// cordic_pipelined
module cordic_pipelined(clk, z0, xn, yn);
  parameter z_width = 12; 
  parameter iter_width = 17;   
  input clk;
  input signed [z_width:0] z0;
  output reg signed [iter_width:0] xn, yn;
  parameter N = 10;  
  reg [(N-1):0] d;
  wire signed [iter_width:0] x [N:0];
  wire signed [iter_width:0] y [N:0];
  wire signed [z_width:0] z [N:0];
  reg signed [z_width:0] z_start;
  assign x[0] = 'b01_0011_0110_1110_1001;   
  assign y[0] = 0;
  assign z[0] = z_start;
  reg [(N-1):0] flip;
  wire flip_in;
  assign flip_in = ((z0[z_width]==1) && (z0 < 'h1A60)) || 
   	((z0[z_width]==0) && (z0 > 'h05A0));    
  always @ (posedge clk)
    flip <= {flip[(N-2):0], flip_in};
  always @ (flip, x[N], y[N]) begin
    if (flip[N-1]) begin    
  	xn = ~( x[N]-1 );  
	yn = ~( y[N]-1 );  
    end
    else begin		 
	xn = x[N];	 
	yn = y[N];	 
    end
  end
  always @ (z0) begin
    if (((z0[z_width]==1) && (z0 < 'h1A60)) || 
   	((z0[z_width]==0) && (z0 > 'h05A0))) begin    
	if (z0[z_width] == 1) begin 			 
	    z_start = z0 + 'hB40; 	   
	end
	else begin
	    z_start = z0 - 'hB40;	   
	end
    end
    else begin
	z_start = z0; 
    end
  end
  wire signed [z_width:0] arctan [(N-1):0];
  assign arctan[0] = 'b0_0010_1101_0000;  
  assign arctan[1] = 'b0_0001_1010_1001;  
  assign arctan[2] = 'b0_0000_1110_0000;  
  assign arctan[3] = 'b0_0000_0111_0010;  
  assign arctan[4] = 'b0_0000_0011_1001;  
  assign arctan[5] = 'b0_0000_0001_1100;  
  assign arctan[6] = 'b0_0000_0000_1110;  
  assign arctan[7] = 'b0_0000_0000_0111;  
  assign arctan[8] = 'b0_0000_0000_0011;  
  assign arctan[9] = 'b0_0000_0000_0001;  
  genvar i;
  generate
    for(i=0; i<N; i=i+1)
      begin: stage_generate
        cordic_stage #(.i(i)) stage_i
        (
          .clk(clk), 
          .x_i(x[i]), .x_o(x[i+1]), 
          .y_i(y[i]), .y_o(y[i+1]), 
          .z_i(z[i]), .z_o(z[i+1]),
          .arctan(arctan[i])
        );
      end
  endgenerate
endmodule
Size in the first run: ~3,200 cells after synthesis.
==> flow/config.mk <==
export PLATFORM = sky130hd
export DESIGN_NAME = cordic_pipelined
export DESIGN_NICKNAME = cordic_pipelined
export VERILOG_FILES = /design/flow/design.v
export SDC_FILE = /design/flow/constraint.sdc
export NUM_CORES = 4
export LEC_CHECK = 0
export CAP_MARGIN = 20
export CORE_MARGIN = 2
export CORE_UTILIZATION = 71
export CTS_CLUSTER_DIAMETER = 141
export PLACE_DENSITY = 0.35
export SETUP_SLACK_MARGIN = 0.96
export SLEW_MARGIN = 20
==> flow/constraint.sdc <==
create_clock -name core_clock -period 3.32 [get_ports {clk}]
set_input_delay 0.6640 -clock core_clock [delete_from_list [all_inputs] [get_ports {clk}]]
set_output_delay 0.6640 -clock core_clock [all_outputs]
set_load 0.01 [all_outputs]
run.sh (not shown) runs the stock make flow with config.mk's settings and CLKGATE_MAP_FILE=.
The first run aborted during 5_1_grt (GRT-0232).
Edit:
CORE_UTILIZATION = 40   (was 71)
CTS_CLUSTER_DIAMETER = default   (was 141)
PLACE_DENSITY = default   (was 0.35)
SETUP_SLACK_MARGIN = default   (was 0.96)
clock period = 5.0 ns   (was 3.32 ns; I/O delays follow)
The new run ran to the end with no violations.
Synthesized area stays the same.
Die area is higher by 76%.
Synthesized cell count does not change.
Edit:
CORE_UTILIZATION = 72   (was 40)
CTS_CLUSTER_DIAMETER = 141   (was default)
HOLD_SLACK_MARGIN = -0.06   (was default)
PLACE_DENSITY = 0.64   (was default)
clock period = 3.32 ns   (was 5.0 ns; I/O delays follow)
After rerunning: The changed run completed, yet does not pass: setup timing; utilization is higher by 44 points; first-iteration DRC count rises to 3.8 times its value; final cell count drops by 3.3%; synthesized cell count stays the same; cell area goes up by 9.2%; synthesized area stays the same; clock skew went up by 6.8 ps; die size is lower by about 44%.

========
## oak
cordic_pipelined again, from the RTL that the note above started with.
Settings: LEC_CHECK=0, CAP_MARGIN=0, CORE_MARGIN=2, CORE_UTILIZATION=70, CTS_CLUSTER_SIZE=62, HOLD_SLACK_MARGIN=-0.1, SLEW_MARGIN=20; clock period 3.69 ns.
oak did not stop at any stage, and its layout met the timing, DRC and antenna checks.
Setup changes, oak to pine
- CAP_MARGIN: 0 -> 20
- PLACE_DENSITY: unset -> 0.79
- CORE_UTILIZATION: 70 -> 71
Results
Final period utilization delta for pine relative to oak: 0.47 points higher
pine and oak ended up with nearly the same count of non-filler cells in the finished layout.
oak has a lower placement-stage cell area than pine.
oak leaves more setup margin than pine.
## Diff of input files: birch against pine
- swapping 71 for 40 in CORE_UTILIZATION
- clearing CTS_CLUSTER_SIZE, which used to be 62
- swapping -0.1 for 0.21 in HOLD_SLACK_MARGIN
- swapping 0.79 for 0.36 in PLACE_DENSITY
- putting CTS_CLUSTER_DIAMETER at 150 where nothing was set
- swapping 3.69 for 5.0 in the clock period (ns, I/O delays scaled along)
Results
birch completed end to end with timing, DRC and antenna clean. Signed area change from the synthesized netlist to the final layout: birch and pine compared, lower one is birch. birch vs pine — global-route wire length before repair climbed slightly. In birch the utilization after layout turned out 36 points lower than in pine. Worst setup path endpoint: stage_generate[3].stage_i.y_o[17] -> pine, yn[15] -> birch.

========
cordic_pipelined again, from the RTL that the note above started with.
Settings: LEC_CHECK=0, CAP_MARGIN=20, CORE_ASPECT_RATIO=1.23, CORE_MARGIN=2, CORE_UTILIZATION=40, CTS_CLUSTER_DIAMETER=150, HOLD_SLACK_MARGIN=0.21, PLACE_DENSITY=0.36, SETUP_SLACK_MARGIN=0.81, SLEW_MARGIN=10; clock period 5.0 ns.
The starting point ran to the end with no violations.
Next try:
==> flow/config.mk (replaced) <==
export PLATFORM = sky130hd
export DESIGN_NAME = cordic_pipelined
export DESIGN_NICKNAME = cordic_pipelined
export VERILOG_FILES = /design/flow/design.v
export SDC_FILE = /design/flow/constraint.sdc
export NUM_CORES = 4
export LEC_CHECK = 0
export CAP_MARGIN = 20
export CORE_MARGIN = 2
export CORE_UTILIZATION = 65
export SLEW_MARGIN = 20
==> flow/constraint.sdc (replaced) <==
create_clock -name core_clock -period 4.48 [get_ports {clk}]
set_input_delay 0.8960 -clock core_clock [delete_from_list [all_inputs] [get_ports {clk}]]
set_output_delay 0.8960 -clock core_clock [all_outputs]
set_load 0.01 [all_outputs]
Effect:
- cell area went down by 1.6%
- flip-flop count stays the same
- routed wire length is lower by 9.8%
- core utilization went up by 27 points
- via count increases by 2.7%
- critical path depth rose by 1
- clock-buffer cell count goes down by 7
- global-route usage rose by 8.5 points
Next try:
--- a/flow/config.mk
+++ b/flow/config.mk
@@ -10 +10,4 @@
-export CORE_UTILIZATION = 65
+export CORE_UTILIZATION = 70
+export CTS_CLUSTER_SIZE = 36
+export PLACE_DENSITY = 0.35
+export SETUP_SLACK_MARGIN = 0.94
==> flow/constraint.sdc (replaced) <==
create_clock -name core_clock -period 3.62 [get_ports {clk}]
set_input_delay 0.7240 -clock core_clock [delete_from_list [all_inputs] [get_ports {clk}]]
set_output_delay 0.7240 -clock core_clock [all_outputs]
set_load 0.01 [all_outputs]
After rerunning: The changed run did not get past global routing, error GRT-0232. Area after synthesis is unchanged. Die size is lower by 7.0%. Synthesized cell count is unchanged.
Next try:
--- a/flow/config.mk
+++ b/flow/config.mk
@@ -10,2 +10,2 @@
-export CORE_UTILIZATION = 70
-export CTS_CLUSTER_SIZE = 36
+export CORE_UTILIZATION = 72
+export CTS_CLUSTER_DIAMETER = 141
@@ -13 +13 @@
-export SETUP_SLACK_MARGIN = 0.94
+export SETUP_SLACK_MARGIN = 0.96
==> flow/constraint.sdc (replaced) <==
create_clock -name core_clock -period 3.32 [get_ports {clk}]
set_input_delay 0.6640 -clock core_clock [delete_from_list [all_inputs] [get_ports {clk}]]
set_output_delay 0.6640 -clock core_clock [all_outputs]
set_load 0.01 [all_outputs]
The new run ended with an error in global routing.
Synthesized cell count does not change.
Die area shrinks by 2.7%.
Area after synthesis does not change.

========
Setup of run A:
cordic_pipelined again, from the RTL that the note above started with.
export LEC_CHECK = 0
export CAP_MARGIN = 20
export CORE_ASPECT_RATIO = 0.92
export CORE_MARGIN = 2
export CORE_UTILIZATION = 72
export HOLD_SLACK_MARGIN = -0.08
export PLACE_DENSITY = 0.67
export SETUP_SLACK_MARGIN = 0.45
export SLEW_MARGIN = 20
create_clock -name core_clock -period 3.54 [get_ports {clk}]
Complete run, failing final checks: run A, reason setup timing.
For run B, these inputs were changed with respect to run A:
# run A
export LEC_CHECK = 0
export CAP_MARGIN = 20
export CORE_ASPECT_RATIO = 0.92
export CORE_MARGIN = 2
export CORE_UTILIZATION = 72
export HOLD_SLACK_MARGIN = -0.08
export PLACE_DENSITY = 0.67
export SETUP_SLACK_MARGIN = 0.45
export SLEW_MARGIN = 20
create_clock -name core_clock -period 3.54 [get_ports {clk}]
# run B
export LEC_CHECK = 0
export CAP_MARGIN = 20
export CORE_MARGIN = 2
export CORE_UTILIZATION = 64
export CTS_CLUSTER_SIZE = 62
export SLEW_MARGIN = 20
create_clock -name core_clock -period 3.69 [get_ports {clk}]
--- outcome ---
Run B finished all stages; the layout is clean.
Area: run B vs run A -> run B smaller
Run B against run A: final wirelength down about 38%, non-clock buffer count down 232.
## Diff of input files: run C against run B
# run B
export LEC_CHECK = 0
export CAP_MARGIN = 20
export CORE_MARGIN = 2
export CORE_UTILIZATION = 64
export CTS_CLUSTER_SIZE = 62
export SLEW_MARGIN = 20
create_clock -name core_clock -period 3.69 [get_ports {clk}]
# run C
export LEC_CHECK = 0
export CAP_MARGIN = 20
export CORE_MARGIN = 2
export CORE_UTILIZATION = 31
export SLEW_MARGIN = 20
create_clock -name core_clock -period 4.25 [get_ports {clk}]
Notes after the runs:
Run B -> run C: layout overhead on the synthesized area flat
Changes observed in run C relative to run B: final net count went down 43; synthesized cell count saw little to no change; non-filler instance count after layout increased 15%.
## Diff of input files: run D against run C
# run C
export LEC_CHECK = 0
export CAP_MARGIN = 20
export CORE_MARGIN = 2
export CORE_UTILIZATION = 31
export SLEW_MARGIN = 20
create_clock -name core_clock -period 4.25 [get_ports {clk}]
# run D
export LEC_CHECK = 0
export CAP_MARGIN = 20
export CORE_MARGIN = 2
export CORE_UTILIZATION = 72
export CTS_CLUSTER_DIAMETER = 141
export PLACE_DENSITY = 0.35
export SETUP_SLACK_MARGIN = 0.97
export SLEW_MARGIN = 20
create_clock -name core_clock -period 3.32 [get_ports {clk}]
[summary]
Both conditions hold for run C: the flow ran to the end and the final layout passed the timing, DRC and antenna checks.
Seen in the log of run D: GRT-0232 during global routing (5_1_grt), after which the run never completed.
Worst setup timing slack at the placement stage: run D and run C compared, lower one is run D
Against run C, run D comes in 446 higher on number of gates resized after cts.
Multiplexer fraction of the synthesized cell area came out exactly the same in run D and run C.
Total die area: run D < run C
Compare run D and run C | number of buffers created by CTS higher: run C
> inputs changed (run D -> run E)
# run D
export LEC_CHECK = 0
export CAP_MARGIN = 20
export CORE_MARGIN = 2
export CORE_UTILIZATION = 72
export CTS_CLUSTER_DIAMETER = 141
export PLACE_DENSITY = 0.35
export SETUP_SLACK_MARGIN = 0.97
export SLEW_MARGIN = 20
create_clock -name core_clock -period 3.32 [get_ports {clk}]
# run E
export LEC_CHECK = 0
export CAP_MARGIN = 20
export CORE_MARGIN = 2
export CORE_UTILIZATION = 66
export CTS_CLUSTER_DIAMETER = 141
export SLEW_MARGIN = 20
create_clock -name core_clock -period 3.32 [get_ports {clk}]
[summary]
Run E: flow complete, layout not clean; failing: setup timing. Post-synthesis cell count from yosys came out exactly the same in run D and run E. [compare] base=run D new=run E: buffers inserted during post-CTS setup optimization fell 141; standard cell core area went up by about 9%. Comparing run D and run E, die outline height is lower on run D. Taking run D as the reference, in run E number of instances resized during post-cts repair shrank by 360; detailed-placement wirelength estimate barely changed; cell area reported after detailed placement went up 270 um^2; sequential area share after synthesis was more or less identical. [compare] base=run D new=run E: die width increased 8.9 um, die outline area +about 9%.

========
The RTL this note starts from:
==> flow/design.v <==
`timescale 1ns/100ps
module cordic_stage(clk, x_i, y_i, z_i, x_o, y_o, z_o, arctan);
  parameter z_width = 12; 
  parameter iter_width = 17;  	 
  parameter i=0;  		 
  input signed [z_width:0] arctan;
  input clk;
  input signed [iter_width:0] x_i, y_i;
  input signed [z_width:0] z_i;
  output [iter_width:0] x_o, y_o;
  output [z_width:0] z_o;
  reg d;
  reg signed [iter_width:0] x_o, x_next;
  reg signed [iter_width:0] y_o, y_next;
  reg signed [z_width:0] z_o, z_next;
  always @ (posedge clk)
    begin
      x_o <= x_next;
      y_o <= y_next;
      z_o <= z_next; 
    end
  always @(*)
    begin    
      d = (z_i[11] == 0) ? 0 : 1;
      if(d == 0) begin
        x_next = x_i - (y_i >>> i);
        y_next = y_i + (x_i >>> i);
        z_next = z_i - arctan;
      end
      else begin
        x_next = x_i + (y_i >>> i);
        y_next = y_i - (x_i >>> i);
        z_next = z_i + arctan;
      end
  end
endmodule
`timescale 1ns/100ps
module cordic_pipelined(clk, z0, xn, yn);
  parameter z_width = 12; 
  parameter iter_width = 17;   
  input clk;
  input signed [z_width:0] z0;
  output reg signed [iter_width:0] xn, yn;
  parameter N = 10;  
  reg [(N-1):0] d;
  wire signed [iter_width:0] x [N:0];
  wire signed [iter_width:0] y [N:0];
  wire signed [z_width:0] z [N:0];
  reg signed [z_width:0] z_start;
  assign x[0] = 'b01_0011_0110_1110_1001;   
  assign y[0] = 0;
  assign z[0] = z_start;
  reg [(N-1):0] flip;
  wire flip_in;
  assign flip_in = ((z0[z_width]==1) && (z0 < 'h1A60)) || 
   	((z0[z_width]==0) && (z0 > 'h05A0));    
  always @ (posedge clk)
    flip <= {flip[(N-2):0], flip_in};
  always @ (flip, x[N], y[N]) begin
    if (flip[N-1]) begin    
  	xn = ~( x[N]-1 );  
	yn = ~( y[N]-1 );  
    end
    else begin		 
	xn = x[N];	 
	yn = y[N];	 
    end
  end
  always @ (z0) begin
    if (((z0[z_width]==1) && (z0 < 'h1A60)) || 
   	((z0[z_width]==0) && (z0 > 'h05A0))) begin    
	if (z0[z_width] == 1) begin 			 
	    z_start = z0 + 'hB40; 	   
	end
	else begin
	    z_start = z0 - 'hB40;	   
	end
    end
    else begin
	z_start = z0; 
    end
  end
  wire signed [z_width:0] arctan [(N-1):0];
  assign arctan[0] = 'b0_0010_1101_0000;  
  assign arctan[1] = 'b0_0001_1010_1001;  
  assign arctan[2] = 'b0_0000_1110_0000;  
  assign arctan[3] = 'b0_0000_0111_0010;  
  assign arctan[4] = 'b0_0000_0011_1001;  
  assign arctan[5] = 'b0_0000_0001_1100;  
  assign arctan[6] = 'b0_0000_0000_1110;  
  assign arctan[7] = 'b0_0000_0000_0111;  
  assign arctan[8] = 'b0_0000_0000_0011;  
  assign arctan[9] = 'b0_0000_0000_0001;  
  genvar i;
  generate
    for(i=0; i<N; i=i+1)
      begin: stage_generate
        cordic_stage #(.i(i)) stage_i
        (
          .clk(clk), 
          .x_i(x[i]), .x_o(x[i+1]), 
          .y_i(y[i]), .y_o(y[i+1]), 
          .z_i(z[i]), .z_o(z[i+1]),
          .arctan(arctan[i])
        );
      end
  endgenerate
endmodule
clock: 6.71 ns
lec_check: 0
cap_margin: 10
cell_pad_in_sites_detail_placement: 2
cell_pad_in_sites_global_placement: 1
core_aspect_ratio: 0.82
core_margin: 2
core_utilization: 70
cts_cluster_size: 59
gpl_routability_driven: 1
gpl_timing_driven: 0
min_routing_layer: met2
place_density_lb_addon: 0.17
setup_slack_margin: 0.64
slew_margin: 35
The baseline never finished: it broke off in global placement without I/O on FLW-0024.
Next try:
==> flow/config.mk (replaced) <==
export PLATFORM = sky130hd
export DESIGN_NAME = cordic_pipelined
export DESIGN_NICKNAME = cordic_pipelined
export VERILOG_FILES = /design/flow/design.v
export SDC_FILE = /design/flow/constraint.sdc
export NUM_CORES = 4
export LEC_CHECK = 0
export CAP_MARGIN = 20
export CORE_MARGIN = 2
export CORE_UTILIZATION = 72
export PLACE_DENSITY = 0.67
export SETUP_SLACK_MARGIN = 0.45
export SLEW_MARGIN = 20
==> flow/constraint.sdc (replaced) <==
create_clock -name core_clock -period 3.54 [get_ports {clk}]
set_input_delay 0.7080 -clock core_clock [delete_from_list [all_inputs] [get_ports {clk}]]
set_output_delay 0.7080 -clock core_clock [all_outputs]
set_load 0.01 [all_outputs]
Now the flow completed and failed the layout checks on setup timing.
Synthesized area is unchanged.
Die area drops by 2.7%.
Synthesized cell count stays the same.
Next try:
--- a/flow/config.mk
+++ b/flow/config.mk
@@ -7,7 +7,8 @@
 export LEC_CHECK = 0
+export ABC_AREA = 1
 export CAP_MARGIN = 20
 export CORE_MARGIN = 2
-export CORE_UTILIZATION = 72
-export PLACE_DENSITY = 0.67
-export SETUP_SLACK_MARGIN = 0.45
+export CORE_UTILIZATION = 58
+export CTS_CLUSTER_DIAMETER = 227
+export PLACE_DENSITY = 0.35
 export SLEW_MARGIN = 20
==> flow/constraint.sdc (replaced) <==
create_clock -name core_clock -period 2.72 [get_ports {clk}]
set_input_delay 0.5440 -clock core_clock [delete_from_list [all_inputs] [get_ports {clk}]]
set_output_delay 0.5440 -clock core_clock [all_outputs]
set_load 0.01 [all_outputs]
Result: The new run produced a layout that fails on setup timing; flip-flop count is unchanged; clock skew barely changes.
Next try:
--- a/flow/config.mk
+++ b/flow/config.mk
@@ -7,8 +7,5 @@
 export LEC_CHECK = 0
-export ABC_AREA = 1
 export CAP_MARGIN = 20
 export CORE_MARGIN = 2
-export CORE_UTILIZATION = 58
-export CTS_CLUSTER_DIAMETER = 227
-export PLACE_DENSITY = 0.35
+export CORE_UTILIZATION = 40
 export SLEW_MARGIN = 20
==> flow/constraint.sdc (replaced) <==
create_clock -name core_clock -period 4.25 [get_ports {clk}]
set_input_delay 0.8500 -clock core_clock [delete_from_list [all_inputs] [get_ports {clk}]]
set_output_delay 0.8500 -clock core_clock [all_outputs]
set_load 0.01 [all_outputs]
The new run completed with no timing, DRC or antenna violations.
Final area goes down by about a fifth.
Wire length goes down by a quarter to a third.
Count of clock-buffer cells in the layout goes up by 11.
Global-route usage goes down by 14 points.
Via count goes down by about a fifth.
Non-clock buffer count goes down by 555.
Sequential share of layout area goes up by 4.7 points.
Cell count goes down by about a fifth.
First-iteration DRC count goes down by well over a third.
